--- flow/design.v ---
module testSlave(input clk, input reset,
    input  S_AXI_RREADY,
    output S_AXI_RVALID,
    output[5:0] S_AXI_RID,
    output[31:0] S_AXI_RDATA,
    output[1:0] S_AXI_RRESP,
    output S_AXI_RLAST,
    output S_AXI_ARREADY,
    input  S_AXI_ARVALID,
    input [5:0] S_AXI_ARID,
    input [5:0] S_AXI_ARADDR,
    input [7:0] S_AXI_ARLEN,
    input [2:0] S_AXI_ARSIZE,
    input [1:0] S_AXI_ARBURST,
    output S_AXI_WREADY,
    input  S_AXI_WVALID,
    input [31:0] S_AXI_WDATA,
    input [3:0] S_AXI_WSTRB,
    input  S_AXI_WLAST,
    output S_AXI_AWREADY,
    input  S_AXI_AWVALID,
    input [5:0] S_AXI_AWID,
    input [5:0] S_AXI_AWADDR,
    input [7:0] S_AXI_AWLEN,
    input [2:0] S_AXI_AWSIZE,
    input [1:0] S_AXI_AWBURST,
    input  S_AXI_BREADY,
    output S_AXI_BVALID,
    output[5:0] S_AXI_BID,
    output[1:0] S_AXI_BRESP
);
  reg [1:0] axi_bresp;
  wire[1:0] T0;
  wire[1:0] T1;
  wire T2;
  wire T3;
  wire T4;
  wire T5;
  wire T6;
  reg  axi_bvalid;
  wire T7;
  wire T8;
  wire T9;
  wire T10;
  wire T11;
  wire T12;
  wire T13;
  wire T14;
  wire T15;
  reg  axi_wready;
  wire T16;
  wire T17;
  wire T18;
  wire T19;
  wire T20;
  wire T21;
  wire T22;
  wire T23;
  wire T24;
  wire T25;
  wire T26;
  wire T27;
  wire T28;
  reg  axi_awv_awr_flag;
  wire T29;
  wire T30;
  wire T31;
  wire T32;
  wire T33;
  wire T34;
  wire T35;
  reg  axi_arv_arr_flag;
  wire T36;
  wire T37;
  wire T38;
  wire T39;
  wire T40;
  wire T41;
  wire T42;
  wire T43;
  wire T44;
  wire T45;
  wire T46;
  reg  axi_arready;
  wire T47;
  wire T48;
  wire T49;
  wire T50;
  wire T51;
  wire T52;
  wire T53;
  wire T54;
  reg [7:0] axi_arlen;
  wire[7:0] T55;
  wire[7:0] T56;
  wire T57;
  wire T58;
  wire T59;
  wire T60;
  wire T61;
  wire T62;
  wire T63;
  reg [7:0] axi_arlen_cntr;
  wire[7:0] T64;
  wire[7:0] T65;
  wire[7:0] T66;
  wire[7:0] T67;
  wire T68;
  wire T69;
  wire T70;
  wire T71;
  reg  axi_rvalid;
  wire T72;
  wire T73;
  wire T74;
  wire T75;
  wire T76;
  wire T77;
  wire T78;
  wire T79;
  wire T80;
  wire T81;
  wire T82;
  wire T83;
  wire T84;
  wire T85;
  wire T86;
  wire T87;
  wire T88;
  wire T89;
  wire T90;
  wire T91;
  wire T92;
  wire T93;
  wire T94;
  reg  axi_awready;
  wire T95;
  wire T96;
  wire T97;
  wire T98;
  wire T99;
  wire T100;
  wire T101;
  wire T102;
  wire T103;
  wire T104;
  wire T105;
  wire T106;
  reg  axi_rlast;
  wire T107;
  wire T108;
  wire T109;
  wire T110;
  wire T111;
  wire T112;
  wire T113;
  wire T114;
  wire T115;
  wire T116;
  wire T117;
  wire T118;
  wire T119;
  wire T120;
  wire T121;
  wire T122;
  wire T123;
  reg [1:0] axi_rresp;
  wire[1:0] T124;
  wire[1:0] T125;
  reg [31:0] axi_rdata;
  wire[31:0] T126;
  wire[31:0] data_out;
  wire[31:0] T127;
  wire[31:0] T128;
  wire[31:0] T129;
  wire[31:0] T130;
  reg [31:0] bram_0;
  wire[31:0] T131;
  wire[31:0] T132;
  wire T133;
  wire[31:0] data_in;
  wire T134;
  wire T135;
  wire[15:0] T136;
  wire[3:0] T137;
  wire[3:0] mem_address;
  wire[3:0] T138;
  wire[3:0] T139;
  wire[3:0] T140;
  reg [5:0] axi_awaddr;
  wire[5:0] T325;
  wire[6:0] T141;
  wire[6:0] T142;
  wire[6:0] T143;
  wire[6:0] T326;
  wire[5:0] T144;
  wire[5:0] T145;
  wire[5:0] T146;
  wire T147;
  wire T148;
  wire T149;
  wire T150;
  wire T151;
  wire T152;
  wire T153;
  wire T154;
  wire T155;
  reg [1:0] axi_awburst;
  wire[1:0] T156;
  wire[1:0] T157;
  wire T158;
  wire T159;
  wire T160;
  wire T161;
  wire T162;
  reg [7:0] axi_awlen;
  wire[7:0] T163;
  wire[7:0] T164;
  reg [7:0] axi_awlen_cntr;
  wire[7:0] T165;
  wire[7:0] T166;
  wire[7:0] T167;
  wire[7:0] T168;
  wire T169;
  wire[6:0] T170;
  wire[6:0] T327;
  wire[5:0] T171;
  wire[3:0] T172;
  wire[3:0] T173;
  wire[3:0] T174;
  wire[6:0] T175;
  wire[6:0] T176;
  wire[6:0] T177;
  wire[6:0] T328;
  wire[6:0] T178;
  wire[6:0] T179;
  wire[6:0] T329;
  wire[2:0] T180;
  wire[2:0] T181;
  wire[3:0] T330;
  wire T331;
  wire T182;
  wire T183;
  wire T184;
  wire T185;
  wire[6:0] T332;
  wire[3:0] T186;
  wire[3:0] T187;
  wire T188;
  wire T189;
  wire T190;
  wire[3:0] T191;
  reg [5:0] axi_araddr;
  wire[5:0] T333;
  wire[6:0] T192;
  wire[6:0] T193;
  wire[6:0] T194;
  wire[6:0] T334;
  wire[5:0] T195;
  wire[5:0] T196;
  wire[5:0] T197;
  wire T198;
  wire T199;
  reg [1:0] axi_arburst;
  wire[1:0] T200;
  wire[1:0] T201;
  wire[6:0] T202;
  wire[6:0] T335;
  wire[5:0] T203;
  wire[3:0] T204;
  wire[3:0] T205;
  wire[3:0] T206;
  wire[6:0] T207;
  wire[6:0] T208;
  wire[6:0] T209;
  wire[6:0] T336;
  wire[6:0] T210;
  wire[6:0] T211;
  wire[6:0] T337;
  wire[2:0] T212;
  wire[2:0] T213;
  wire[3:0] T338;
  wire T339;
  wire T214;
  wire T215;
  wire T216;
  wire T217;
  wire[6:0] T340;
  wire[3:0] T218;
  wire[3:0] T219;
  wire T220;
  wire T221;
  wire T222;
  wire mem_wren;
  wire T223;
  reg [31:0] bram_1;
  wire[31:0] T224;
  wire[31:0] T225;
  wire T226;
  wire T227;
  wire T228;
  wire T229;
  wire[31:0] T230;
  reg [31:0] bram_2;
  wire[31:0] T231;
  wire[31:0] T232;
  wire T233;
  wire T234;
  wire T235;
  reg [31:0] bram_3;
  wire[31:0] T236;
  wire[31:0] T237;
  wire T238;
  wire T239;
  wire T240;
  wire T241;
  wire T242;
  wire[31:0] T243;
  wire[31:0] T244;
  reg [31:0] bram_4;
  wire[31:0] T245;
  wire[31:0] T246;
  wire T247;
  wire T248;
  wire T249;
  reg [31:0] bram_5;
  wire[31:0] T250;
  wire[31:0] T251;
  wire T252;
  wire T253;
  wire T254;
  wire T255;
  wire[31:0] T256;
  reg [31:0] bram_6;
  wire[31:0] T257;
  wire[31:0] T258;
  wire T259;
  wire T260;
  wire T261;
  reg [31:0] bram_7;
  wire[31:0] T262;
  wire[31:0] T263;
  wire T264;
  wire T265;
  wire T266;
  wire T267;
  wire T268;
  wire T269;
  wire[31:0] T270;
  wire[31:0] T271;
  wire[31:0] T272;
  reg [31:0] bram_8;
  wire[31:0] T273;
  wire[31:0] T274;
  wire T275;
  wire T276;
  wire T277;
  reg [31:0] bram_9;
  wire[31:0] T278;
  wire[31:0] T279;
  wire T280;
  wire T281;
  wire T282;
  wire T283;
  wire[31:0] T284;
  reg [31:0] bram_10;
  wire[31:0] T285;
  wire[31:0] T286;
  wire T287;
  wire T288;
  wire T289;
  reg [31:0] bram_11;
  wire[31:0] T290;
  wire[31:0] T291;
  wire T292;
  wire T293;
  wire T294;
  wire T295;
  wire T296;
  wire[31:0] T297;
  wire[31:0] T298;
  reg [31:0] bram_12;
  wire[31:0] T299;
  wire[31:0] T300;
  wire T301;
  wire T302;
  wire T303;
  reg [31:0] bram_13;
  wire[31:0] T304;
  wire[31:0] T305;
  wire T306;
  wire T307;
  wire T308;
  wire T309;
  wire[31:0] T310;
  reg [31:0] bram_14;
  wire[31:0] T311;
  wire[31:0] T312;
  wire T313;
  wire T314;
  wire T315;
  reg [31:0] bram_15;
  wire[31:0] T316;
  wire[31:0] T317;
  wire T318;
  wire T319;
  wire T320;
  wire T321;
  wire T322;
  wire T323;
  wire T324;
  wire mem_rden;
  assign S_AXI_BRESP = axi_bresp;
  assign T0 = T3 ? 2'h0 : T1;
  assign T1 = T2 ? 2'h0 : axi_bresp;
  assign T2 = reset ^ 1'h1;
  assign T3 = T106 & T4;
  assign T4 = T5 & S_AXI_WLAST;
  assign T5 = T14 & T6;
  assign T6 = ~ axi_bvalid;
  assign T7 = T10 ? 1'h0 : T8;
  assign T8 = T3 ? 1'h1 : T9;
  assign T9 = T2 ? 1'h0 : axi_bvalid;
  assign T10 = T12 & T11;
  assign T11 = S_AXI_BREADY & axi_bvalid;
  assign T12 = T106 & T13;
  assign T13 = T4 ^ 1'h1;
  assign T14 = T15 & S_AXI_WVALID;
  assign T15 = axi_awv_awr_flag & axi_wready;
  assign T16 = T25 ? 1'h0 : T17;
  assign T17 = T20 ? 1'h1 : T18;
  assign T18 = T19 ? 1'h0 : axi_wready;
  assign T19 = reset ^ 1'h1;
  assign T20 = T24 & T21;
  assign T21 = T22 & axi_awv_awr_flag;
  assign T22 = T23 & S_AXI_WVALID;
  assign T23 = axi_wready ^ 1'h1;
  assign T24 = T19 ^ 1'h1;
  assign T25 = T24 & T26;
  assign T26 = T28 & T27;
  assign T27 = S_AXI_WLAST & axi_wready;
  assign T28 = T21 ^ 1'h1;
  assign T29 = T103 ? 1'h0 : T30;
  assign T30 = T33 ? 1'h1 : T31;
  assign T31 = T32 ? 1'h0 : axi_awv_awr_flag;
  assign T32 = reset ^ 1'h1;
  assign T33 = T102 & T34;
  assign T34 = T91 & T35;
  assign T35 = axi_arv_arr_flag ^ 1'h1;
  assign T36 = T88 ? 1'h0 : T37;
  assign T37 = T40 ? 1'h1 : T38;
  assign T38 = T39 ? 1'h0 : axi_arv_arr_flag;
  assign T39 = reset ^ 1'h1;
  assign T40 = T87 & T41;
  assign T41 = T43 & T42;
  assign T42 = axi_arv_arr_flag ^ 1'h1;
  assign T43 = T45 & T44;
  assign T44 = axi_awv_awr_flag ^ 1'h1;
  assign T45 = T46 & S_AXI_ARVALID;
  assign T46 = axi_arready ^ 1'h1;
  assign T47 = T50 ? 1'h0 : T48;
  assign T48 = T40 ? 1'h1 : T49;
  assign T49 = T39 ? 1'h0 : axi_arready;
  assign T50 = T87 & T51;
  assign T51 = T52 ^ 1'h1;
  assign T52 = T41 | T53;
  assign T53 = T86 & T54;
  assign T54 = axi_arlen_cntr == axi_arlen;
  assign T55 = T58 ? S_AXI_ARLEN : T56;
  assign T56 = T57 ? 8'h0 : axi_arlen;
  assign T57 = reset ^ 1'h1;
  assign T58 = T63 & T59;
  assign T59 = T61 & T60;
  assign T60 = axi_arv_arr_flag ^ 1'h1;
  assign T61 = T62 & S_AXI_ARVALID;
  assign T62 = axi_arready ^ 1'h1;
  assign T63 = T57 ^ 1'h1;
  assign T64 = T68 ? T67 : T65;
  assign T65 = T58 ? 8'h0 : T66;
  assign T66 = T57 ? 8'h0 : axi_arlen_cntr;
  assign T67 = axi_arlen_cntr + 8'h1;
  assign T68 = T63 & T69;
  assign T69 = T85 & T70;
  assign T70 = T71 & S_AXI_RREADY;
  assign T71 = T84 & axi_rvalid;
  assign T72 = T80 ? 1'h0 : T73;
  assign T73 = T76 ? 1'h1 : T74;
  assign T74 = T75 ? 1'h0 : axi_rvalid;
  assign T75 = reset ^ 1'h1;
  assign T76 = T79 & T77;
  assign T77 = axi_arv_arr_flag & T78;
  assign T78 = axi_rvalid ^ 1'h1;
  assign T79 = T75 ^ 1'h1;
  assign T80 = T79 & T81;
  assign T81 = T83 & T82;
  assign T82 = axi_rvalid & S_AXI_RREADY;
  assign T83 = T77 ^ 1'h1;
  assign T84 = axi_arlen_cntr <= axi_arlen;
  assign T85 = T59 ^ 1'h1;
  assign T86 = axi_rvalid & S_AXI_RREADY;
  assign T87 = T39 ^ 1'h1;
  assign T88 = T87 & T89;
  assign T89 = T90 & T53;
  assign T90 = T41 ^ 1'h1;
  assign T91 = T93 & T92;
  assign T92 = axi_awv_awr_flag ^ 1'h1;
  assign T93 = T94 & S_AXI_AWVALID;
  assign T94 = axi_awready ^ 1'h1;
  assign T95 = T98 ? 1'h0 : T96;
  assign T96 = T33 ? 1'h1 : T97;
  assign T97 = T32 ? 1'h0 : axi_awready;
  assign T98 = T102 & T99;
  assign T99 = T100 ^ 1'h1;
  assign T100 = T34 | T101;
  assign T101 = S_AXI_WLAST & axi_wready;
  assign T102 = T32 ^ 1'h1;
  assign T103 = T102 & T104;
  assign T104 = T105 & T101;
  assign T105 = T34 ^ 1'h1;
  assign T106 = T2 ^ 1'h1;
  assign S_AXI_BID = S_AXI_AWID;
  assign S_AXI_BVALID = axi_bvalid;
  assign S_AXI_AWREADY = axi_awready;
  assign S_AXI_WREADY = axi_wready;
  assign S_AXI_ARREADY = axi_arready;
  assign S_AXI_RLAST = axi_rlast;
  assign T107 = T120 ? 1'h0 : T108;
  assign T108 = T112 ? 1'h1 : T109;
  assign T109 = T68 ? 1'h0 : T110;
  assign T110 = T58 ? 1'h0 : T111;
  assign T111 = T57 ? 1'h0 : axi_rlast;
  assign T112 = T63 & T113;
  assign T113 = T118 & T114;
  assign T114 = T115 & axi_arv_arr_flag;
  assign T115 = T117 & T116;
  assign T116 = axi_rlast ^ 1'h1;
  assign T117 = axi_arlen_cntr == axi_arlen;
  assign T118 = T119 ^ 1'h1;
  assign T119 = T59 | T70;
  assign T120 = T63 & T121;
  assign T121 = T122 & S_AXI_RREADY;
  assign T122 = T123 ^ 1'h1;
  assign T123 = T119 | T114;
  assign S_AXI_RRESP = axi_rresp;
  assign T124 = T76 ? 2'h0 : T125;
  assign T125 = T75 ? 2'h0 : axi_rresp;
  assign S_AXI_RDATA = axi_rdata;
  assign T126 = mem_rden ? data_out : axi_rdata;
  assign data_out = T127;
  assign T127 = T324 ? T270 : T128;
  assign T128 = T269 ? T243 : T129;
  assign T129 = T242 ? T230 : T130;
  assign T130 = T229 ? bram_1 : bram_0;
  assign T131 = T134 ? data_in : T132;
  assign T132 = T133 ? 32'h1 : bram_0;
  assign T133 = reset ^ 1'h1;
  assign data_in = S_AXI_WDATA;
  assign T134 = mem_wren & T135;
  assign T135 = T136[0];
  assign T136 = 1'h1 << T137;
  assign T137 = mem_address;
  assign mem_address = T138;
  assign T138 = axi_arv_arr_flag ? T191 : T139;
  assign T139 = axi_awv_awr_flag ? T140 : 4'h0;
  assign T140 = axi_awaddr[5:2];
  assign T325 = T141[5:0];
  assign T141 = T188 ? T332 : T142;
  assign T142 = T182 ? T178 : T143;
  assign T143 = T182 ? T170 : T326;
  assign T326 = {1'h0, T144};
  assign T144 = T154 ? axi_awaddr : T145;
  assign T145 = T148 ? S_AXI_AWADDR : T146;
  assign T146 = T147 ? 6'h0 : axi_awaddr;
  assign T147 = reset ^ 1'h1;
  assign T148 = T153 & T149;
  assign T149 = T151 & T150;
  assign T150 = axi_awv_awr_flag ^ 1'h1;
  assign T151 = T152 & S_AXI_AWVALID;
  assign T152 = axi_awready ^ 1'h1;
  assign T153 = T147 ^ 1'h1;
  assign T154 = T158 & T155;
  assign T155 = axi_awburst == 2'h0;
  assign T156 = T148 ? S_AXI_AWBURST : T157;
  assign T157 = T147 ? 2'h0 : axi_awburst;
  assign T158 = T153 & T159;
  assign T159 = T169 & T160;
  assign T160 = T161 & S_AXI_WVALID;
  assign T161 = T162 & axi_wready;
  assign T162 = axi_awlen_cntr <= axi_awlen;
  assign T163 = T148 ? S_AXI_AWLEN : T164;
  assign T164 = T147 ? 8'h0 : axi_awlen;
  assign T165 = T158 ? T168 : T166;
  assign T166 = T148 ? 8'h0 : T167;
  assign T167 = T147 ? 8'h0 : axi_awlen_cntr;
  assign T168 = axi_awlen_cntr + 8'h1;
  assign T169 = T149 ^ 1'h1;
  assign T170 = T175 | T327;
  assign T327 = {1'h0, T171};
  assign T171 = T172 << 2'h2;
  assign T172 = T173 & 4'hf;
  assign T173 = T174 + 4'h1;
  assign T174 = axi_awaddr[5:2];
  assign T175 = T328 & T176;
  assign T176 = ~ T177;
  assign T177 = 7'h3c;
  assign T328 = {1'h0, T144};
  assign T178 = T179 | 7'h0;
  assign T179 = T143 & T329;
  assign T329 = {T330, T180};
  assign T180 = ~ T181;
  assign T181 = 3'h3;
  assign T330 = T331 ? 4'hf : 4'h0;
  assign T331 = T180[2];
  assign T182 = T158 & T183;
  assign T183 = T185 & T184;
  assign T184 = axi_awburst == 2'h1;
  assign T185 = T155 ^ 1'h1;
  assign T332 = {3'h0, T186};
  assign T186 = T187 + 4'h1;
  assign T187 = axi_awaddr[5:2];
  assign T188 = T158 & T189;
  assign T189 = T190 ^ 1'h1;
  assign T190 = T155 | T184;
  assign T191 = axi_araddr[5:2];
  assign T333 = T192[5:0];
  assign T192 = T220 ? T340 : T193;
  assign T193 = T214 ? T210 : T194;
  assign T194 = T214 ? T202 : T334;
  assign T334 = {1'h0, T195};
  assign T195 = T198 ? axi_araddr : T196;
  assign T196 = T58 ? S_AXI_ARADDR : T197;
  assign T197 = T57 ? 6'h0 : axi_araddr;
  assign T198 = T68 & T199;
  assign T199 = axi_arburst == 2'h0;
  assign T200 = T58 ? S_AXI_ARBURST : T201;
  assign T201 = T57 ? 2'h0 : axi_arburst;
  assign T202 = T207 | T335;
  assign T335 = {1'h0, T203};
  assign T203 = T204 << 2'h2;
  assign T204 = T205 & 4'hf;
  assign T205 = T206 + 4'h1;
  assign T206 = axi_araddr[5:2];
  assign T207 = T336 & T208;
  assign T208 = ~ T209;
  assign T209 = 7'h3c;
  assign T336 = {1'h0, T195};
  assign T210 = T211 | 7'h0;
  assign T211 = T194 & T337;
  assign T337 = {T338, T212};
  assign T212 = ~ T213;
  assign T213 = 3'h3;
  assign T338 = T339 ? 4'hf : 4'h0;
  assign T339 = T212[2];
  assign T214 = T68 & T215;
  assign T215 = T217 & T216;
  assign T216 = axi_arburst == 2'h1;
  assign T217 = T199 ^ 1'h1;
  assign T340 = {3'h0, T218};
  assign T218 = T219 + 4'h1;
  assign T219 = axi_araddr[5:2];
  assign T220 = T68 & T221;
  assign T221 = T222 ^ 1'h1;
  assign T222 = T199 | T216;
  assign mem_wren = T223;
  assign T223 = axi_wready & S_AXI_WVALID;
  assign T224 = T227 ? data_in : T225;
  assign T225 = T226 ? 32'h2 : bram_1;
  assign T226 = reset ^ 1'h1;
  assign T227 = mem_wren & T228;
  assign T228 = T136[1];
  assign T229 = T137[0];
  assign T230 = T241 ? bram_3 : bram_2;
  assign T231 = T234 ? data_in : T232;
  assign T232 = T233 ? 32'h4 : bram_2;
  assign T233 = reset ^ 1'h1;
  assign T234 = mem_wren & T235;
  assign T235 = T136[2];
  assign T236 = T239 ? data_in : T237;
  assign T237 = T238 ? 32'h8 : bram_3;
  assign T238 = reset ^ 1'h1;
  assign T239 = mem_wren & T240;
  assign T240 = T136[3];
  assign T241 = T137[0];
  assign T242 = T137[1];
  assign T243 = T268 ? T256 : T244;
  assign T244 = T255 ? bram_5 : bram_4;
  assign T245 = T248 ? data_in : T246;
  assign T246 = T247 ? 32'h10 : bram_4;
  assign T247 = reset ^ 1'h1;
  assign T248 = mem_wren & T249;
  assign T249 = T136[4];
  assign T250 = T253 ? data_in : T251;
  assign T251 = T252 ? 32'h20 : bram_5;
  assign T252 = reset ^ 1'h1;
  assign T253 = mem_wren & T254;
  assign T254 = T136[5];
  assign T255 = T137[0];
  assign T256 = T267 ? bram_7 : bram_6;
  assign T257 = T260 ? data_in : T258;
  assign T258 = T259 ? 32'h40 : bram_6;
  assign T259 = reset ^ 1'h1;
  assign T260 = mem_wren & T261;
  assign T261 = T136[6];
  assign T262 = T265 ? data_in : T263;
  assign T263 = T264 ? 32'h80 : bram_7;
  assign T264 = reset ^ 1'h1;
  assign T265 = mem_wren & T266;
  assign T266 = T136[7];
  assign T267 = T137[0];
  assign T268 = T137[1];
  assign T269 = T137[2];
  assign T270 = T323 ? T297 : T271;
  assign T271 = T296 ? T284 : T272;
  assign T272 = T283 ? bram_9 : bram_8;
  assign T273 = T276 ? data_in : T274;
  assign T274 = T275 ? 32'h100 : bram_8;
  assign T275 = reset ^ 1'h1;
  assign T276 = mem_wren & T277;
  assign T277 = T136[8];
  assign T278 = T281 ? data_in : T279;
  assign T279 = T280 ? 32'h200 : bram_9;
  assign T280 = reset ^ 1'h1;
  assign T281 = mem_wren & T282;
  assign T282 = T136[9];
  assign T283 = T137[0];
  assign T284 = T295 ? bram_11 : bram_10;
  assign T285 = T288 ? data_in : T286;
  assign T286 = T287 ? 32'h400 : bram_10;
  assign T287 = reset ^ 1'h1;
  assign T288 = mem_wren & T289;
  assign T289 = T136[10];
  assign T290 = T293 ? data_in : T291;
  assign T291 = T292 ? 32'h800 : bram_11;
  assign T292 = reset ^ 1'h1;
  assign T293 = mem_wren & T294;
  assign T294 = T136[11];
  assign T295 = T137[0];
  assign T296 = T137[1];
  assign T297 = T322 ? T310 : T298;
  assign T298 = T309 ? bram_13 : bram_12;
  assign T299 = T302 ? data_in : T300;
  assign T300 = T301 ? 32'h1000 : bram_12;
  assign T301 = reset ^ 1'h1;
  assign T302 = mem_wren & T303;
  assign T303 = T136[12];
  assign T304 = T307 ? data_in : T305;
  assign T305 = T306 ? 32'h2000 : bram_13;
  assign T306 = reset ^ 1'h1;
  assign T307 = mem_wren & T308;
  assign T308 = T136[13];
  assign T309 = T137[0];
  assign T310 = T321 ? bram_15 : bram_14;
  assign T311 = T314 ? data_in : T312;
  assign T312 = T313 ? 32'h4000 : bram_14;
  assign T313 = reset ^ 1'h1;
  assign T314 = mem_wren & T315;
  assign T315 = T136[14];
  assign T316 = T319 ? data_in : T317;
  assign T317 = T318 ? 32'h8000 : bram_15;
  assign T318 = reset ^ 1'h1;
  assign T319 = mem_wren & T320;
  assign T320 = T136[15];
  assign T321 = T137[0];
  assign T322 = T137[1];
  assign T323 = T137[2];
  assign T324 = T137[3];
  assign mem_rden = axi_arv_arr_flag;
  assign S_AXI_RID = S_AXI_ARID;
  assign S_AXI_RVALID = axi_rvalid;
  always @(posedge clk) begin
    if(T3) begin
      axi_bresp <= 2'h0;
    end else if(T2) begin
      axi_bresp <= 2'h0;
    end
    if(T10) begin
      axi_bvalid <= 1'h0;
    end else if(T3) begin
      axi_bvalid <= 1'h1;
    end else if(T2) begin
      axi_bvalid <= 1'h0;
    end
    if(T25) begin
      axi_wready <= 1'h0;
    end else if(T20) begin
      axi_wready <= 1'h1;
    end else if(T19) begin
      axi_wready <= 1'h0;
    end
    if(T103) begin
      axi_awv_awr_flag <= 1'h0;
    end else if(T33) begin
      axi_awv_awr_flag <= 1'h1;
    end else if(T32) begin
      axi_awv_awr_flag <= 1'h0;
    end
    if(T88) begin
      axi_arv_arr_flag <= 1'h0;
    end else if(T40) begin
      axi_arv_arr_flag <= 1'h1;
    end else if(T39) begin
      axi_arv_arr_flag <= 1'h0;
    end
    if(T50) begin
      axi_arready <= 1'h0;
    end else if(T40) begin
      axi_arready <= 1'h1;
    end else if(T39) begin
      axi_arready <= 1'h0;
    end
    if(T58) begin
      axi_arlen <= S_AXI_ARLEN;
    end else if(T57) begin
      axi_arlen <= 8'h0;
    end
    if(T68) begin
      axi_arlen_cntr <= T67;
    end else if(T58) begin
      axi_arlen_cntr <= 8'h0;
    end else if(T57) begin
      axi_arlen_cntr <= 8'h0;
    end
    if(T80) begin
      axi_rvalid <= 1'h0;
    end else if(T76) begin
      axi_rvalid <= 1'h1;
    end else if(T75) begin
      axi_rvalid <= 1'h0;
    end
    if(T98) begin
      axi_awready <= 1'h0;
    end else if(T33) begin
      axi_awready <= 1'h1;
    end else if(T32) begin
      axi_awready <= 1'h0;
    end
    if(T120) begin
      axi_rlast <= 1'h0;
    end else if(T112) begin
      axi_rlast <= 1'h1;
    end else if(T68) begin
      axi_rlast <= 1'h0;
    end else if(T58) begin
      axi_rlast <= 1'h0;
    end else if(T57) begin
      axi_rlast <= 1'h0;
    end
    if(T76) begin
      axi_rresp <= 2'h0;
    end else if(T75) begin
      axi_rresp <= 2'h0;
    end
    if(mem_rden) begin
      axi_rdata <= data_out;
    end
    if(T134) begin
      bram_0 <= data_in;
    end else if(T133) begin
      bram_0 <= 32'h1;
    end
    axi_awaddr <= T325;
    if(T148) begin
      axi_awburst <= S_AXI_AWBURST;
    end else if(T147) begin
      axi_awburst <= 2'h0;
    end
    if(T148) begin
      axi_awlen <= S_AXI_AWLEN;
    end else if(T147) begin
      axi_awlen <= 8'h0;
    end
    if(T158) begin
      axi_awlen_cntr <= T168;
    end else if(T148) begin
      axi_awlen_cntr <= 8'h0;
    end else if(T147) begin
      axi_awlen_cntr <= 8'h0;
    end
    axi_araddr <= T333;
    if(T58) begin
      axi_arburst <= S_AXI_ARBURST;
    end else if(T57) begin
      axi_arburst <= 2'h0;
    end
    if(T227) begin
      bram_1 <= data_in;
    end else if(T226) begin
      bram_1 <= 32'h2;
    end
    if(T234) begin
      bram_2 <= data_in;
    end else if(T233) begin
      bram_2 <= 32'h4;
    end
    if(T239) begin
      bram_3 <= data_in;
    end else if(T238) begin
      bram_3 <= 32'h8;
    end
    if(T248) begin
      bram_4 <= data_in;
    end else if(T247) begin
      bram_4 <= 32'h10;
    end
    if(T253) begin
      bram_5 <= data_in;
    end else if(T252) begin
      bram_5 <= 32'h20;
    end
    if(T260) begin
      bram_6 <= data_in;
    end else if(T259) begin
      bram_6 <= 32'h40;
    end
    if(T265) begin
      bram_7 <= data_in;
    end else if(T264) begin
      bram_7 <= 32'h80;
    end
    if(T276) begin
      bram_8 <= data_in;
    end else if(T275) begin
      bram_8 <= 32'h100;
    end
    if(T281) begin
      bram_9 <= data_in;
    end else if(T280) begin
      bram_9 <= 32'h200;
    end
    if(T288) begin
      bram_10 <= data_in;
    end else if(T287) begin
      bram_10 <= 32'h400;
    end
    if(T293) begin
      bram_11 <= data_in;
    end else if(T292) begin
      bram_11 <= 32'h800;
    end
    if(T302) begin
      bram_12 <= data_in;
    end else if(T301) begin
      bram_12 <= 32'h1000;
    end
    if(T307) begin
      bram_13 <= data_in;
    end else if(T306) begin
      bram_13 <= 32'h2000;
    end
    if(T314) begin
      bram_14 <= data_in;
    end else if(T313) begin
      bram_14 <= 32'h4000;
    end
    if(T319) begin
      bram_15 <= data_in;
    end else if(T318) begin
      bram_15 <= 32'h8000;
    end
  end
endmodule
--- flow/config.mk ---
export PLATFORM = sky130hd
export DESIGN_NAME = testSlave
export DESIGN_NICKNAME = testSlave
export VERILOG_FILES = /design/flow/design.v
export SDC_FILE = /design/flow/constraint.sdc
export NUM_CORES = 4
export LEC_CHECK = 0
export ABC_AREA = 1
export CAP_MARGIN = 20
export CELL_PAD_IN_SITES_GLOBAL_PLACEMENT = 2
export CORE_MARGIN = 2
export CORE_UTILIZATION = 67
export PLACE_DENSITY_LB_ADDON = 0.05
export SETUP_SLACK_MARGIN = 0.26
export SLEW_MARGIN = 20
export TNS_END_PERCENT = 30
--- flow/run.sh ---
#!/bin/bash
# the make line also repeats each setting of config.mk as NAME=value (left out here)
make -C /OpenROAD-flow-scripts/flow DESIGN_CONFIG=/design/flow/config.mk WORK_HOME=/design/flow/orfs CLKGATE_MAP_FILE= finish
--- flow/constraint.sdc ---
create_clock -name core_clock -period 1.99 [get_ports {clk}]
set_input_delay 0.3980 -clock core_clock [delete_from_list [all_inputs] [get_ports {clk}]]
set_output_delay 0.3980 -clock core_clock [all_outputs]
set_load 0.01 [all_outputs]
==> results of run 1 <==
==> summary.txt, run 1 <==
This memo summarizes the results of the implementation run.

Synthesis
The dominant register cell in the synthesized netlist is sky130_fd_sc_hd__edfxtp_1. The share of the synthesized area in the top cell type is 0.670. The yosys synthesis chip area is 26200 sq um. In this run, the synthesized area fraction spent on adder and majority cells is recorded as 0.00956. The multiplexer area fraction after synthesis is 0.

The synthesis run identifies the leading combinational cell family as simple AND/OR/NAND/NOR gates. In this run, synthesis produced a sequential element count of 596. By instance count, the leading cell after synthesis is sky130_fd_sc_hd__nor2_1. The count of cell types in the netlist is 36. Synthesis produced a netlist whose cell count is 2488. The number of warnings issued by yosys is 1.

The number of enable-type register cells in the synthesized netlist is 584. The portion of the post-synthesis area used by sequential elements is 0.679. The simple logic cell fraction of the synthesized area is 0.196. After synthesis, the mean cell area works out to 10.5 sq um. The area fraction in compound gates is 0.0464. Per the synthesis report, the XOR/XNOR share of the synthesized area is 0.00401. The combined area of all synthesized cells is 26200 sq um.

The share of flip-flops with an asynchronous set or reset after synthesis is 0. By area the synthesized netlist is led by sky130_fd_sc_hd__edfxtp_1 (67%), sky130_fd_sc_hd__nor2_1 (9.7%), sky130_fd_sc_hd__nand2_1 (5.0%). The cell total in the yosys stat output is 2488. The commonest cells after synthesis are sky130_fd_sc_hd__nor2_1 (676), sky130_fd_sc_hd__edfxtp_1 (584), sky130_fd_sc_hd__nand2_1 (352). Of all cell types, the one taking the most synthesized area is sky130_fd_sc_hd__edfxtp_1.

Die
The floorplan row count is 72. According to the floorplan report, the placeable core area is 38600 sq um. For this configuration, the core starts out at a cell density of 0.678.

The die is 202 um tall. The chip area is 40700 sq um. The die is 202 um wide.

Status
The last stage reached is global placement without I/O (3_1_place_gp_skip_io). The first error in the log reads "[ERROR FLW-0024] Place density exceeds 1.0 (current PLACE_DENSITY_LB_ADDON =  0.05). Please check if the value of  PLACE_DENSITY_LB_ADDON is between 0 and 0.99". The flow did not finish.
==> run 2: changes to the inputs <==
- CAP_MARGIN: 20 -> 40
- CELL_PAD_IN_SITES_DETAIL_PLACEMENT: default -> 1
- CELL_PAD_IN_SITES_GLOBAL_PLACEMENT: 2 -> 1
- CORE_ASPECT_RATIO: default -> 1.41
- CORE_MARGIN: 2 -> 7
- CORE_UTILIZATION: 67 -> 26
- CTS_CLUSTER_DIAMETER: default -> 64
- CTS_CLUSTER_SIZE: default -> 77
- GPL_ROUTABILITY_DRIVEN: default -> 0
- GPL_TIMING_DRIVEN: default -> 1
- HOLD_SLACK_MARGIN: default -> 0.02
- MAX_ROUTING_LAYER: default -> met5
- PLACE_DENSITY: default -> 0.44
- PLACE_DENSITY_LB_ADDON: 0.05 -> default
- SETUP_SLACK_MARGIN: 0.26 -> -0.1
- SLEW_MARGIN: 20 -> 40
- TNS_END_PERCENT: 30 -> 40
- clock period: 1.99 -> 2.54 ns (I/O delays scaled with it)
==> summary.txt, run 2 <==
This note records the results obtained with Yosys and OpenROAD.

Power and ir drop
Of the total power, registers draw 0.492. For the sequential group, total power comes out at 0.0116 W. The relative contribution of the clock network to total power is 0.346.

The power per standard cell area is 744 nW/um^2. The combinational power is 0.00379 W. Looking at the VDD voltage map, the peak drop is 0.426 mV.

The switching portion of total power comes to 0.305. The switching power of the nets is 0.00716 W. The clock network power is 0.00814 W. The combinational share of power is 0.161.

Looking at the group totals, the largest power group turns out to be sequential cells. In the power breakdown, the internal column shows 0.0163 W. In this run the static leakage power is 12.2 nW.

Global route
The overall fraction of global-route tracks in use is 0.172. The maximum number of pins on one net before global-route repair is 55. For this run, global-route usage on met1 was measured as 0.211. The most heavily used metal layer in global routing is met2.

The global routing report lists met3 layer usage as 0.0198. The met2 routing resource usage after global routing is 0.321. The first global-routing pass estimated 139000 um of wire. For this run the aggregate overflow at the end of global routing stands at 0. The number of global-route vias before repair is 20011.

The initial antenna violation count was 0.

Synthesis
Per the synth stats, the flop cell with the highest instance count is sky130_fd_sc_hd__edfxtp_1. The share of flip-flops with an asynchronous set or reset after synthesis is 0. The number of warnings issued by yosys is 1.

Per the synth log, the flip-flop and latch total comes to 596. Per the synthesis report, the AND-OR/OR-AND share of the synthesized area is 0.0464. After synthesis, the share of cell area in mux cells is 0. The cell total in the yosys stat output is 2488. Dividing the synthesized area by the synthesized cell count gives 10.5 sq um. The yosys synthesis chip area is 26200 sq um.

After synthesis, the cell types taking the most area are sky130_fd_sc_hd__edfxtp_1 (67%), sky130_fd_sc_hd__nor2_1 (9.7%), sky130_fd_sc_hd__nand2_1 (5.0%). The portion of the post-synthesis area used by sequential elements is 0.679. The xor/xnor share of the synthesized area is 0.00401. In this run the cell area of the synthesized design comes to 26200 sq um. The largest combinational cell category by area is simple AND/OR/NAND/NOR gates. The cell count after synthesis is 2488. The number of enable-type register cells in the synthesized netlist is 584.

The post-synthesis share of cell area spent on full adders, half adders and majority gates is 0.00956. The library cell with the highest instance count after synthesis is sky130_fd_sc_hd__nor2_1. The netlist uses 36 different library cells.

The cell taking the most area after synthesis is sky130_fd_sc_hd__edfxtp_1. The share of synthesized area in the top cell type comes to 0.670. In this run, the synthesized area fraction spent on and/or/nand/nor cells is recorded as 0.196. Ranked by instance count, the synthesized netlist is headed by sky130_fd_sc_hd__nor2_1 (676), sky130_fd_sc_hd__edfxtp_1 (584), sky130_fd_sc_hd__nand2_1 (352).

Placed design
The number of port buffers is 105. The HPWL after detailed placement is 60600 um. The post-placement cell area is 29900 sq um. The total instance count after detailed placement is 3906.

Finish
The layout overhead on the synthesized area is 20.6%. The finished layout cell area is 31600 sq um. The final layout contains 2736 nets. The share of the core filled with cells is 0.315. The non-filler instance count after layout is 3987.

Worst setup path
The class of the most critical setup path is reg2reg. The data arrival at the endpoint of the critical path is 2.79 ns. The library cell contributing the largest single delay on the critical path is sky130_fd_sc_hd__dfxtp_4. On the critical path the largest part of the delay comes from simple AND/OR/NAND/NOR gates. The timing report gives the biggest stage delay along the critical path as 0.39 ns. According to the timing report, the critical path is launched from axi_arv_arr_flag$_SDFFE_PP0P_. Across all register-to-register paths, the minimum setup slack is 0.07 ns.

Per the timing report, the most critical flop-to-flop path originates at axi_arv_arr_flag$_SDFFE_PP0P_. In this run the worst setup path terminates at bram_5[3]$_SDFFCE_PN0P_. The end of the worst register-to-register path is bram_5[3]$_SDFFCE_PN0P_.

The number of buffers and inverters on the critical path is 4. STA lists the maximum fanout along the critical path as 12. Walking the critical path from launch to capture passes 10 cell instances. The worst setup path is launched from a register. The worst setup path is captured at a register. The signal on the critical path passes through inv_2, nand3_1, nand2_2, nand2_1, nor2_1, inv_1, nor2_1, inv_1, nand2_2, buf_12. The number of cell instances on the worst register-to-register path is 10. The critical path required time is 2.87 ns.

Detailed routing
The count of antenna diodes in the layout is 0. The via count is 18628. The post-detailed-route wirelength per cell is 24.0 um. The iteration count recorded for the first detailed-route pass is 5. The initial DRC count is 1125. The wire length after detailed routing is 95600 um. The average vias per placed instance is 4.67.

The detail route stage leaves a number of antenna-violating nets equal to 0. The DRC violation total left in the routed layout is recorded as 0.

Die
The width of the die is 281 um. The number of I/O pins is 148. The die boundary height is 391 um.

The floorplan row count is 138. The chip area is 110000 sq um. The effective utilization at floorplan is 0.261. According to the floorplan report, the placeable core area is 100000 sq um.

STA
The minimum hold slack is 0.481 ns. The worst slew margin relative to its limit is 0.525. For this run, the top clock speed supported by timing is 0.406 GHz. The number of hold violations in the final report is 0. For the pin with the worst max-slew slack, the measured transition is 0.712 ns. The post-route fraction of the period consumed by the critical path is 0.971. The number of endpoints failing setup at the final stage is 0. The final period demand of the worst path is 2.47 ns. The largest clock skew in the final design is 0.0437 ns. For reference, the final report shows the max-slew violation count at 0.

Clock network
The TritonCTS clock tree is yes. The tree is rooted in a sky130_fd_sc_hd__clkbuf_16. The later pin in the worst-skew pair is clocked with a latency of 0.64 ns.

The clock transition at the register clock pins on the worst setup and hold paths after CTS is 0.09 ns. CTS saw 596 sinks. In this run the number of H-tree levels came out at 2. Once the clock tree was built, the setup fixing pass inserted 0 buffers. Buffers inserted during clock tree synthesis total 44.

No sink is reached through more buffers than the 3 on the longest clock path. The number of hold buffers added after CTS is 0.

Run
The number of maximum-capacitance violations recorded for the run is 0. The tool warning count is 41.

Status
The run finished with no timing, DRC or antenna violations.

Min path
In the hold report, the worst path ends at axi_bvalid$_SDFFE_PP0P_. The number of stages on the worst hold path is 1. The beginning of the worst hold path is axi_bvalid$_SDFFE_PP0P_. The worst hold-check path type is reg2reg.
==> run 2: timing repair <==
item                                    4_1_cts  5_1_grt
cloned                                        0        0
endpoints found under the setup margin        1       26
resized                                       1        3
==> run 2: area by class of cell <==
class                      count  area, sq um
tap                         1330         1660
timing repair buffer         258         2840
clock buffer                  44         1100
sequential                   596        17800
inverter                     221          837
fill                       11150        68600
multi-input combinational   1501         6810
clock inverter                37          539
==> run 2: per-stage QoR <==
step	TNS [ns]	power, W	worst slack (ns)
after floorplan	-26.12	0.0136	-0.231
after global placement	-17.60	0.0156	-0.356
after detailed placement	-24.46	0.0157	-0.349
after CTS	-0.139	0.0239	-0.0304
after global routing	-0.298	0.0244	-0.0410
final	0	0.0235	0.0749
==> run 2: metal layers <==
metal / vias up / part of all wire
met2: 307 / 0.53
met4: 0 / 0.019
li1: 8595 / -
met3: 93 / 0.033
met5: - / 0
met1: 9633 / 0.42
==> run 3: changes to the inputs <==
- ABC_AREA: 1 -> default
- CAP_MARGIN: 40 -> 15
- CELL_PAD_IN_SITES_DETAIL_PLACEMENT: 1 -> 0
- CELL_PAD_IN_SITES_GLOBAL_PLACEMENT: 1 -> default
- CORE_ASPECT_RATIO: 1.41 -> 0.95
- CORE_MARGIN: 7 -> 2
- CORE_UTILIZATION: 26 -> 72
- CTS_CLUSTER_SIZE: 77 -> 27
- GPL_ROUTABILITY_DRIVEN: 0 -> default
- GPL_TIMING_DRIVEN: 1 -> default
- HOLD_SLACK_MARGIN: 0.02 -> default
- MAX_ROUTING_LAYER: met5 -> met4
- PLACE_DENSITY: 0.44 -> 0.66
- SETUP_SLACK_MARGIN: -0.1 -> 0.23
- SLEW_MARGIN: 40 -> 35
- TNS_END_PERCENT: 40 -> 100
- clock period: 2.54 -> 1.67 ns (I/O delays scaled with it)
==> summary.txt, run 3 <==
This memo summarizes the results of the implementation run.

Synthesis
The simple logic cell fraction of the synthesized area is 0.193. The main area contributors are sky130_fd_sc_hd__edfxtp_1 (67%), sky130_fd_sc_hd__and3_1 (7.5%), sky130_fd_sc_hd__and2_1 (6.5%). Of the synthesized area, sequential elements account for 0.675. The post-synth register bit count is 596. The multiplexer area fraction after synthesis is 0.00124.

In this run, synthesis inferred 584 flip-flops with an integrated enable. The number of warnings issued by yosys is 1. Yosys reports that the most numerous cell types are sky130_fd_sc_hd__edfxtp_1 (584), sky130_fd_sc_hd__and3_1 (317), sky130_fd_sc_hd__and2_1 (275).

The post-synthesis share of cell area spent on full adders, half adders and majority gates is 0.00950. Per the synthesis report, the AND-OR/OR-AND share of the synthesized area is 0.0762. The library cell with the highest instance count after synthesis is sky130_fd_sc_hd__edfxtp_1. Of the combinational cells, the family taking the most area is simple AND/OR/NAND/NOR gates. The count of cell types in the netlist is 56. The dominant register cell in the synthesized netlist is sky130_fd_sc_hd__edfxtp_1.

The yosys synthesis chip area is 26300 sq um. Per the post-synthesis stats, the area per cell is 13.2 sq um. The cell count after synthesis came out at 2002. Counting flops with an async set or reset pin after synthesis yields a share of 0.

The cell total in the yosys stat output is 2002. The xor/xnor share of the synthesized area is 0.00532. The share of the synthesized area in the top cell type is 0.666. Before any placement, the netlist area is recorded as 26300 sq um.

The cell taking the most area after synthesis is sky130_fd_sc_hd__edfxtp_1.

Die
The die boundary height is 190 um. The width of the die is 200 um. For reference, the placement row count at floorplan is 68. The core region is 36200 sq um. Pin placement for this block handled 148 I/O pins. The effective utilization at floorplan is 0.728. Per the OpenROAD floorplan log, the area of the die is 38100 sq um.

Clock network
The TritonCTS sink count is 596. The number of hold buffers added after CTS was 0. Per the CTS log, the root buffer master is sky130_fd_sc_hd__clkbuf_16. The H-tree generated during clock tree synthesis spans 2 levels. Clock tree synthesis inserted a total of 35 buffers.

The clock passes through at most 3 buffers.

Status
The last stage reached is global routing (5_1_grt). The run stopped with a tool error.

Placed design
The HPWL after detailed placement is 46400 um. The final estimated routing congestion in global placement is 0.875. The number of port buffers is 105.
==> run 3: stage by stage <==
stage / instance area [sq um] / hold slack [ns] / cells / setup WS, ns / TNS (ns)
CTS: 33000 / 0.0697 / 2790 / -0.614 / -470.05
detailed placement: 30200 / 0.481 / 2664 / -0.704 / -597.06
global placement: 30200 / 0.467 / 2664 / -0.680 / -577.32
floorplan: 26500 / 0.492 / 2005 / -0.627 / -450.32
==> run 3: repair_timing <==
| action | 4_1_cts |
|---|---|
| gates resized | 144 |
| pin swaps | 63 |
| setup endpoints to repair | 1215 |
| cloned | 18 |
| buffers inserted | 45 |
==> run 4: changes to the inputs <==
- ABC_AREA: default -> 1
- CAP_MARGIN: 15 -> 5
- CELL_PAD_IN_SITES_DETAIL_PLACEMENT: 0 -> 2
- CORE_ASPECT_RATIO: 0.95 -> 1.31
- CORE_MARGIN: 2 -> 7
- CORE_UTILIZATION: 72 -> 18
- CTS_CLUSTER_SIZE: 27 -> 70
- GPL_ROUTABILITY_DRIVEN: default -> 0
- GPL_TIMING_DRIVEN: default -> 1
- HOLD_SLACK_MARGIN: default -> 0.02
- MAX_ROUTING_LAYER: met4 -> met5
- PLACE_DENSITY: 0.66 -> 0.44
- SETUP_SLACK_MARGIN: 0.23 -> -0.1
- SLEW_MARGIN: 35 -> 40
- TNS_END_PERCENT: 100 -> 40
- clock period: 1.67 -> 2.54 ns (I/O delays scaled with it)
==> summary.txt, run 4 <==
This note records the results obtained with Yosys and OpenROAD.

Worst setup path
The number of cell instances on the worst register-to-register path is 11. The type of destination of the critical path is a register. The maximum fanout encountered on the critical timing path is 15. The number of cells on the critical path is 11.

The longest incremental delay of any stage on the critical path is reported as 0.35 ns. The worst setup path is launched from a register. Per the timing report, the most critical flop-to-flop path finishes at bram_5[16]$_SDFFCE_PN0P_. The worst-case reg-to-reg setup slack stands at 0.09 ns. Per STA, the worst path is made up of buf_4, nand3_1, nand2_2, nand2_1, nor2_1, inv_1, buf_4, nor2_1, inv_1, nand2_2, buf_12. OpenSTA lists the critical path endpoint as bram_5[16]$_SDFFCE_PN0P_.

The buffering stage count on the worst path with inverters included is 5. Looking at the setup timing report, the critical path kind is reg2reg. The launch point of the worst register-to-register path is recorded as axi_awv_awr_flag$_SDFFE_PP0P_. The data arrival at the endpoint of the critical path is 2.81 ns.

Grouping stages by cell kind, the critical path spends the most delay in simple AND/OR/NAND/NOR gates. The timing startpoint of the critical path is axi_awv_awr_flag$_SDFFE_PP0P_. The critical path's slowest stage uses the library cell sky130_fd_sc_hd__dfxtp_1. The critical path required time is 2.90 ns.

Clock network
The clock tree synthesis step divided the H-tree into 2 levels. The clock transition at the register clock pins on the worst setup and hold paths after CTS is 0.08 ns. Post-CTS repair changed the size of 0 cells.

The number of buffers added by the clock tree synthesis step is 52. The total setup buffers inserted after CTS is 0. The TritonCTS clock tree is yes. Per the skew report, the later register of the worst-skew pair sees a clock latency of 0.67 ns.

The report puts the hold buffer count at CTS at 0. The maximum count of clock buffers along a single path is 3. The TritonCTS sink count is 596. The cell chosen for the clock root is sky130_fd_sc_hd__clkbuf_16.

Power and ir drop
For the clock group, total power comes out at 0.00876 W. The heaviest power group is sequential cells. The net switching fraction of the power is 0.304. The share of power burned in registers is 0.480. The power per standard cell area is 740 nW/um^2. The internal power of the cells is 0.0168 W. The relative contribution of the clock network to total power is 0.363. The highest supply drop recorded on VDD is 0.443 mV. Of the total power, combinational logic draws 0.156. For this design the static power due to leakage is 12.2 nW. The sequential power reported by the tool is 0.0116 W. Power attributed to combinational cells is 0.00377 W. Total power for the finished layout comes to 0.0241 W.

The switching component of the power was reported as 0.00733 W.

Synthesis
The share of the synthesized area in the top cell type is 0.670. In this run, the synthesized area fraction spent on xor and xnor cells is recorded as 0.00401. The count of cell types in the netlist is 36.

For this design, Yosys synthesis ends with a cell count of 2488. The combined area of all synthesized cells is 26200 sq um. The post-synthesis share of cell area spent on full adders, half adders and majority gates is 0.00956. The share of flip-flops with an asynchronous set or reset after synthesis is 0. The largest total area in the synthesized netlist belongs to sky130_fd_sc_hd__edfxtp_1. sky130_fd_sc_hd__nor2_1 is the most common cell in the netlist. Yosys reports a chip area of 26200 sq um.

After synthesis the netlist holds a flip-flop and latch count of 596. The average size of a mapped cell is 10.5 sq um. The number of enable-type register cells in the synthesized netlist is 584. The dominant register cell in the synthesized netlist is sky130_fd_sc_hd__edfxtp_1. For reference, the top cells by count after synthesis are sky130_fd_sc_hd__nor2_1 (676), sky130_fd_sc_hd__edfxtp_1 (584), sky130_fd_sc_hd__nand2_1 (352). The cell-mix breakdown from Yosys lists the compound-gate area share as 0.0464.

The portion of synthesized area spent on multiplexers is 0. Counting the warning lines in the Yosys log gives 1. In this run, the synthesized area fraction spent on and/or/nand/nor cells is recorded as 0.196. Of the combinational cells, the family taking the most area is simple AND/OR/NAND/NOR gates. Synthesis produced a netlist whose cell count is 2488. Yosys attributes the largest share of cell area to sky130_fd_sc_hd__edfxtp_1 (67%), sky130_fd_sc_hd__nor2_1 (9.7%), sky130_fd_sc_hd__nand2_1 (5.0%).

For this run, the register share of the synthesized area comes to 0.679.

Die
The core region is 145000 sq um. In this run the core area contains 160 standard-cell rows. The die boundary height is 451 um. The chip area is 156000 sq um. The share of the core area taken by cells at floorplan is 0.181. In this run the count of I/O pins placed on the die edge is 148. The width of the die is 347 um.

Detailed routing
The first-pass iteration count of the detailed router is 5. In the post-route report, total wirelength is listed as 96300 um. The initial DRC count is 941. In the routed design, unresolved DRC markers number 0. The routed design shows a via density per instance of 4.16. For this sky-water flow run, the detailed-routed wirelength per cell is reported as 20.9 um. The via count is 19194.

The number of nets with antenna violations after routing is 0.

Global route
Per the GRT congestion report, total overflow comes to 0. In the global route stage, overall resource usage came out at 0.119. The first global-routing pass estimated 141000 um of wire. The initial antenna violation count is 4. The number of global-route vias before repair came to 21544. The maximum number of pins on one net before global-route repair is 55.

Finish
In the final design database the tool counted 2739 nets. The count of cells in the finished layout, fillers not included, comes to 4614. The layout overhead on the synthesized area is 24.3%.

Placed design
The HPWL after detailed placement is 62600 um. The post-placement setup slack is -0.177 ns. After detailed placement, the design holds a cell count of 4515. The number of port buffers is 105.

STA
The worst slew margin relative to its limit is 0.534. The number of endpoints failing setup at the final stage is 0. For the pin with the worst max-slew slack, the measured transition is 0.699 ns. The number of hold violations in the final report is 0.

The post-route fraction of the period consumed by the critical path is 0.965. For the finished layout, the period the worst path requires is 2.45 ns. Setup slack closes at 0.0891 ns. Summed over all failing endpoints, the final setup total negative slack is 0 ns. The final number of max-transition violations is 0. The clock arrives with 0.0270 ns of skew. Static timing analysis puts the maximum clock frequency at 0.408 GHz.

Min path
The worst hold-check path type is in2reg. The worst hold path was traced through 2 stages. For hold timing, the worst endpoint is axi_bvalid$_SDFFE_PP0P_. The beginning of the worst hold path is S_AXI_BREADY.

Run
Warnings raised by the tools during the run amount to 41. Per the run summary, max-cap violations total 0.

Status
The flow ran to the end and the layout has no timing, DRC or antenna violations.
run 4: stage by stage:
step           hold slack [ns]  utilization  area, sq um
5_1_grt                  0.363        0.225        32600
6_report                 0.409        0.225        32600
3_3_place_gp             0.465        0.212        30700
2_1_floorplan            0.503            -        26300
3_5_place_dp             0.460        0.212        30700
4_1_cts                  0.349        0.225        32600
run 4: area by class of cell:
class                   instances  area (sq um)
fillers                     16127        112000
flip-flops and latches        596         17800
multi-input cells            1501          6800
repair buffers                253          2850
well taps                    1944          2430
clock buffers                  54          1310
inverters                     221           835
clock inverters                43           559
diodes                          2          5.00
run 4: routing by layer:
| metal | GRT usage | part of all wire | routed length (um) |
|---|---|---|---|
| met2 | 0.228 | 0.53 | 51400 |
| met3 | 0.0219 | 0.041 | 3940 |
| met1 | 0.133 | 0.40 | 38300 |
| met4 | 0.0335 | 0.027 | 2650 |
| met5 | 0 | 0.00014 | 13 |
==> run 5: changes to the inputs <==
- ABC_AREA: 1 -> default
- CAP_MARGIN: 5 -> 40
- CELL_PAD_IN_SITES_DETAIL_PLACEMENT: 2 -> default
- CORE_ASPECT_RATIO: 1.31 -> 1.58
- CORE_MARGIN: 7 -> 2
- CORE_UTILIZATION: 18 -> 72
- CTS_CLUSTER_DIAMETER: 64 -> 58
- CTS_CLUSTER_SIZE: 70 -> 41
- GPL_ROUTABILITY_DRIVEN: 0 -> default
- GPL_TIMING_DRIVEN: 1 -> default
- HOLD_SLACK_MARGIN: 0.02 -> 0.29
- MAX_ROUTING_LAYER: met5 -> default
- PLACE_DENSITY: 0.44 -> 0.65
- SETUP_SLACK_MARGIN: -0.1 -> -0.2
- SLEW_MARGIN: 40 -> 20
- TNS_END_PERCENT: 40 -> default
- clock period: 2.54 -> 1.98 ns (I/O delays scaled with it)
==> summary.txt, run 5 <==
This note records the results obtained with Yosys and OpenROAD.

Status
The flow ran to the end, but the layout failed its checks. The violated checks flagged are negative setup slack.

Finish
The layout overhead on the synthesized area is 22.3%. The non-filler instance count after layout is 2687. According to the finish report, the design has a final net count of 2324. The finished cells cover 32200 sq um.

Synthesis
The average size of a mapped cell is 13.2 sq um. Yosys reported a register bit count of 596. The largest combinational cell category by area is simple AND/OR/NAND/NOR gates. In the synthesis report, Yosys lists the chip area as 26300 sq um. Per the synthesis report, the dominant area consumer among library cells is sky130_fd_sc_hd__edfxtp_1. By instance count, the leading cell after synthesis is sky130_fd_sc_hd__edfxtp_1. After synthesis, the share of cell area in mux cells is 0.00124. The count of cell types in the netlist is 56. The share of the synthesized area in the top cell type is 0.666. Per the synthesis report, the adder-cell share of the synthesized area is 0.00950. The synthesis report lists the most area-consuming cells as sky130_fd_sc_hd__edfxtp_1 (67%), sky130_fd_sc_hd__and3_1 (7.5%), sky130_fd_sc_hd__and2_1 (6.5%). Yosys reported that registers with async set or reset make up 0. The synthesized netlist occupies a cell area of 26300 sq um. Counting every instance in the synthesized netlist gives 2002. In the synthesized netlist the dominant register cell turns out to be sky130_fd_sc_hd__edfxtp_1. By count the netlist is led by sky130_fd_sc_hd__edfxtp_1 (584), sky130_fd_sc_hd__and3_1 (317), sky130_fd_sc_hd__and2_1 (275). The xor/xnor share of the synthesized area is 0.00532. In the Yosys report the total cell count is 2002. The cell-mix breakdown from Yosys lists the simple-gate area share as 0.193. For this run, the number of Yosys warnings is 1. The number of enable-type register cells in the synthesized netlist is 584. The area fraction in compound gates is 0.0762.

The portion of the post-synthesis area used by sequential elements is 0.675.

Min path
The worst hold-check path type is in2reg. The sink of the worst hold path is axi_awaddr[5]$_SDFFE_PP0P_. Hold analysis shows the worst path with a depth of 3. The worst hold path begins at S_AXI_AWADDR[5].

Clock network
In this run the clock root is driven by a sky130_fd_sc_hd__clkbuf_16. In this run the number of H-tree levels came out at 2. As reported, the later end of the worst-skew pair has a clock insertion delay of 0.58 ns. CTS saw 596 sinks. The number of buffers added by the clock tree synthesis step is 34. In the CTS report, the clock slew at the register clock pins of the worst setup and hold paths is listed as 0.09 ns. TritonCTS built the clock tree. The maximum count of clock buffers along a single path is 3.

Worst setup path
The launching element type of the critical path is a register. Per STA, the worst path accumulates the most delay in the family AND-OR/OR-AND gates. Listed in order, past its start point the critical path passes ha_1, nor2b_1, o211ai_1, a21oi_2, o31ai_4, nand3_4, buf_12, nand2_8. The critical path endpoint has a required time of 2.27 ns. The number of cells on the critical path is 8. The class of the most critical setup path is reg2reg. The worst setup path is captured at a register. The worst stage delay on the critical path is 0.54 ns. The library cell contributing the largest single delay on the critical path is sky130_fd_sc_hd__o31ai_4. The end of the worst register-to-register path is axi_awlen_cntr[0]$_SDFFCE_PN0P_. The worst register-to-register path begins at axi_awlen_cntr[1]$_SDFFCE_PN0P_. The setup slack on the worst flop-to-flop path is -0.50 ns. The data arrival at the endpoint of the critical path is 2.77 ns. The maximum fanout encountered on the critical timing path is 8.

The timing startpoint of the critical path is axi_awlen_cntr[1]$_SDFFCE_PN0P_. Counting cells, the worst reg-to-reg path comes to 8. Along the critical path, the tally of buffer and inverter instances is 1.

The capturing element of the worst setup path is axi_awlen_cntr[0]$_SDFFCE_PN0P_.

Global route
The maximum number of pins on one net before global-route repair is 65. The number of global-route vias before repair was 18627. In the global route stage, overall resource usage came out at 0.366. The initial antenna violation count is 4.

The first-pass GRT wire length is 105000 um. The total overflow reported by the global router is 0.

Detailed routing
The initial DRC count is 3124. The first-pass iteration count of the detailed router is 9. The post-detailed-route wirelength per cell is 27.9 um. The via count is 18784. The number of nets with antenna violations after routing is 0. The number of design rule violations left after detail routing is 0. The average vias per placed instance is 6.99. The wire length after detailed routing is 75000 um.

STA
In the final report, the number of hold violations comes to 0. The worst slew margin relative to its limit is 0.489. Post-route period utilization is reported as 1.25. Pins over their slew limit in the final report were tallied at 0. For the final database, setup skew stands at 0.0410 ns. The worst path in the final design needs a cycle of 2.48 ns, including I/O delays and setup.

Setup repair after global routing could not meet its margin everywhere. In this build the clock could be raised as far as 0.403 GHz. The number of endpoints failing setup at the final stage is 1075. After layout, the worst setup slack is -0.503 ns. The pin slew with the least headroom to its limit is 0.764 ns.

Run
The number of maximum-capacitance violations recorded for the run is 0. The tool warning count is 45.

Power and ir drop
The internal power of the cells totals 0.0203 W. The total leakage power is 12.6 nW. Overall power consumption after layout is estimated at 0.0279 W. For this design the ratio of total power to cell area is 865 nW/um^2. Sequential cells consume a total of 0.0147 W. In this run, power in combinational logic comes to 0.00486 W. The clock network power is 0.00828 W. Of the total power, registers draw 0.528. The worst ir drop on vdd is 0.933 mV. The net switching fraction of the power is 0.272. The switching power of the nets is 0.00758 W. The combinational share of power is 0.174. The heaviest power group is sequential cells. The share of total power dissipated in the clock network is 0.297.

Placed design
The cell area reported after detailed placement is 29700 sq um. According to the dpl log, the detail-placed design has an HPWL of 44500 um. The count of buffers added on input and output ports is 105. The number of placed instances, taps included, is 2576. Timing analysis after detailed placement gives a worst setup slack of -0.510 ns. The placement summary gives the final routability congestion estimate as 0.860.

Die
The core region is 36300 sq um. The floorplan report gives the top-level pin count as 148. The floorplan has 88 rows. The die is 156 um wide. The die is 244 um tall. In this run the full chip footprint comes out at 38200 sq um.

The initial utilization of the core area, before any placement, comes to 0.725.
[run 5: area by class of cell]
type | instances | area (sq um)
inverter | 23 | 86.3
fill | 1482 | 4120
clock buffer | 35 | 876
clock inverter | 26 | 358
multi-input combinational | 1182 | 8180
tap | 450 | 563
antenna | 2 | 5.00
sequential | 596 | 17800
timing repair buffer | 373 | 4360
[run 5: metrics by stage]
stage               hold WS (ns)   util  setup TNS, ns
global placement           0.456  0.817        -254.49
finish                     0.456  0.887        -178.75
detailed placement         0.467  0.817        -296.46
floorplan                  0.492      -        -139.68
CTS                        0.448  0.860         -95.51
global route               0.474  0.886        -229.94
[run 5: per-layer routing]
layer	routed length, um	track usage
met5	13	0
met4	3420	0.157
met1	24600	0.461
met3	9030	0.0615
met2	38000	0.629
[run 5: what timing repair did]
action / in CTS / in global routing
setup buffers: 18 / 38
pin swaps: 37 / 81
cloned: 3 / 14
resized: 34 / 114
setup endpoints to repair: 135 / 494
endpoints found under the hold margin: 2 / 0
hold buffers: 1 / 0
==> run 6: changes to the inputs <==
- CAP_MARGIN: 40 -> 20
- CORE_ASPECT_RATIO: 1.58 -> default
- CORE_UTILIZATION: 72 -> 40
- CTS_CLUSTER_DIAMETER: 58 -> default
- CTS_CLUSTER_SIZE: 41 -> default
- HOLD_SLACK_MARGIN: 0.29 -> default
- MAX_ROUTING_LAYER: default -> met4
- PLACE_DENSITY: 0.65 -> default
- SETUP_SLACK_MARGIN: -0.2 -> default
- SLEW_MARGIN: 20 -> 25
- TNS_END_PERCENT: default -> 50
- clock period: 1.98 -> 2.74 ns (I/O delays scaled with it)
==> summary.txt, run 6 <==
This note records the results obtained with Yosys and OpenROAD.

Finish
The number of filler instances in the final layout is 5658. The net count of the finished layout is 2193. Per the run report, area growth between synthesis and finish was 17.6%. The register area is 17800 sq um. Measured on the finished design, the core utilization comes to 0.473. Per the layout area report, the combinational gate area comes to 7690 sq um.

Synthesis
The post-synthesis sequential element count is 596. The synthesis run identifies the leading combinational cell family as simple AND/OR/NAND/NOR gates. The multiplexer area fraction after synthesis is 0.00124. The library cell with the highest instance count after synthesis is sky130_fd_sc_hd__edfxtp_1. The cell total in the yosys stat output is 2002.

Yosys reports that the most numerous cell types are sky130_fd_sc_hd__edfxtp_1 (584), sky130_fd_sc_hd__and3_1 (317), sky130_fd_sc_hd__and2_1 (275). The average size of a mapped cell is 13.2 sq um. The number of warnings issued by yosys is 1. Counting every instance in the synthesized netlist gives 2002.

The cell area that synthesis handed to floorplanning was 26300 sq um. The cell taking the most area after synthesis is sky130_fd_sc_hd__edfxtp_1. The number of enable-type register cells in the synthesized netlist is 584.

The count of cell types in the netlist is 56. For this run, the register share of the synthesized area comes to 0.675. The share of synthesized area in the top cell type comes to 0.666. Per the synthesis report, the adder-cell share of the synthesized area is 0.00950. The simple logic cell fraction of the synthesized area is 0.193. The share of flip-flops with an asynchronous set or reset after synthesis is 0. The yosys synthesis chip area is 26300 sq um.

The xor/xnor share of the synthesized area is 0.00532. In this run, the synthesized area fraction spent on AND-OR/OR-AND gates is recorded as 0.0762. By area the synthesized netlist is led by sky130_fd_sc_hd__edfxtp_1 (67%), sky130_fd_sc_hd__and3_1 (7.5%), sky130_fd_sc_hd__and2_1 (6.5%). In the synthesized netlist the dominant register cell turns out to be sky130_fd_sc_hd__edfxtp_1.

Placed design
Per the gpl log, the routability congestion estimate is 0.833. The HPWL after detailed placement is 42000 um. In this run the tool buffered the top-level ports with 105 buffer cells.

Power and ir drop
The script computed a power per unit cell area of 677 nW/um^2. The internal power of the cells is 0.0158 W. The switching power of the nets is 0.00512 W. The post-route total power is 0.0210 W.

The relative contribution of the clock network to total power is 0.369. Per report_power, the Combinational row totals 0.00258 W. The net switching fraction of the power is 0.244.

The sequential power is 0.0107 W. The total leakage power is 11.9 nW. Of the total power, registers draw 0.508. The worst VDD IR drop from the latest analysis is 0.446 mV.

The combinational share of power is 0.123. The heaviest power group is sequential cells. The clock network power is 0.00773 W.

STA
In the final report, the number of endpoints failing setup comes to 0. The slew check shows that the tightest pin keeps a relative margin of 0.568. At the pin with the least slew margin, the transition time is 0.647 ns.

Derived from the worst setup path, the maximum achievable clock frequency is 0.384 GHz. The post-route fraction of the period consumed by the critical path is 0.950. The final number of max-transition violations is 0. Setup repair after global routing left no endpoint under its margin.

The final period demand of the worst path is 2.60 ns. The largest clock skew in the final design is 0.0188 ns. The number of hold violations in the final report is 0.

Global route
The first-pass GRT wire length is 106000 um. The global routing report lists combined usage of all routing layers as 0.211. Entering global routing, the biggest net connects 76 pins. Summed over all layers, the global routing overflow is 0. The initial antenna violation count came to 1. The number of global-route vias before repair is 17079.

Clock network
The cell chosen for the clock root is sky130_fd_sc_hd__clkbuf_16. The number of hold buffers added after CTS is 0. In this run, CTS created clock tree buffers numbering 58. The TritonCTS clock tree is yes. The clock drives 596 sinks.

After clock tree synthesis, the repair step resized 0 gates. Per the post-CTS timing run, clock transition at the registers of the reported paths is 0.06 ns. The clock latency on the worst-skew pair is 0.61 ns. The H-tree depth is 2.

The maximum count of clock buffers along a single path is 3. The total setup buffers inserted after CTS is 0.

Run
In this run the maximum-capacitance check reported violations numbering 0. The tool warning count for the run is 41.

Worst setup path
The worst setup path is captured at a register. The OpenROAD report gives the critical path a data arrival time of 3.06 ns. Across all register-to-register paths, the minimum setup slack is 0.14 ns. The worst register-to-register path has a depth of 8. The worst stage delay on the critical path is 0.56 ns. The critical register-to-register path startpoint is axi_arv_arr_flag$_SDFFE_PP0P_. The capture point of the critical path was reported as axi_rdata[2]$_DFFE_PP_. Counting both buffers and inverters, the worst setup path holds a total of 2. The library cell contributing the largest single delay on the critical path is sky130_fd_sc_hd__o32ai_4. Tracing the worst setup path back leads to its startpoint at axi_arv_arr_flag$_SDFFE_PP0P_. The cell occurring most often along the worst timing path is sky130_fd_sc_hd__and3_1. The critical path required time is 3.19 ns. STA classifies the critical path startpoint as a register. The kind of cell with the highest combined delay along the critical path is AND-OR/OR-AND gates. The class of the most critical setup path is reg2reg. Listed in order, past its start point the critical path passes nand2b_1, o32ai_4, buf_12, a222oi_1, and3_1, a21oi_1, buf_4, and3_1. The report shows a maximum critical-path fanout of 37. The end of the worst register-to-register path is axi_rdata[2]$_DFFE_PP_. The number of cells on the critical path is 8.

Die
Per the OpenROAD floorplan log, the height of the die is 261 um. The initial utilization of the core area, before any placement, comes to 0.402. The region available for standard cell placement spans 65500 sq um. The number of I/O pins is 148. The chip area is 67900 sq um.

The floorplan row count is 94. The horizontal die dimension reported for this design is 261 um.

Detailed routing
The post-detailed-route wirelength per cell is 23.4 um. The wire length after detailed routing is 69900 um. In the routed layout, each cell is associated on average with a via count of 5.69. The routed layout has 17025 vias.

The first-pass iteration count of the detailed router is 9. Once detail routing completed, the nets flagged for antenna violations numbered 0. In the routed design, unresolved DRC markers number 0.

The initial DRC count is 2121. Antenna repair during routing inserted a diode count of 0.

Min path
Looking at hold timing, the worst path starts from axi_awready$_SDFFE_PP0P_. In the hold report, the worst path ends at axi_awready$_SDFFE_PP0P_. The tightest min-delay check is of the reg2reg type. The number of stages on the worst hold path is 2.

Status
The flow ran to the end and the layout has no timing, DRC or antenna violations.
==> run 6: final cells by class <==
type                    count  area share
clock buffers              71      0.0491
clock inverters            37     0.00945
inverters                  23     0.00279
multi-input cells        1181       0.248
flip-flops and latches    596       0.574
well taps                 864      0.0349
repair buffers            219      0.0814
==> run 6: layer usage <==
metal | up-vias | GRT usage | wire length, um
met5 | - | - | 0
li1 | 7709 | - | -
met4 | 0 | 0.0576 | 1750
met2 | 605 | 0.353 | 34800
met1 | 8609 | 0.272 | 28800
met3 | 102 | 0.0273 | 4500
==> run 6: through the flow <==
step	hold WS [ns]	cell area, sq um	TNS, ns	setup slack [ns]	instances
floorplan	0.492	26400	-0.975	-0.0251	2005
global placement	0.470	29200	0	0.0575	2883
detailed placement	0.475	29200	0	0.0329	2883
CTS	0.484	31000	0	0.0886	2991
global route	0.521	31000	0	0.00580	2991
finish	0.482	31000	0	0.136	2991
Power is estimated from default activity; no workload was simulated.
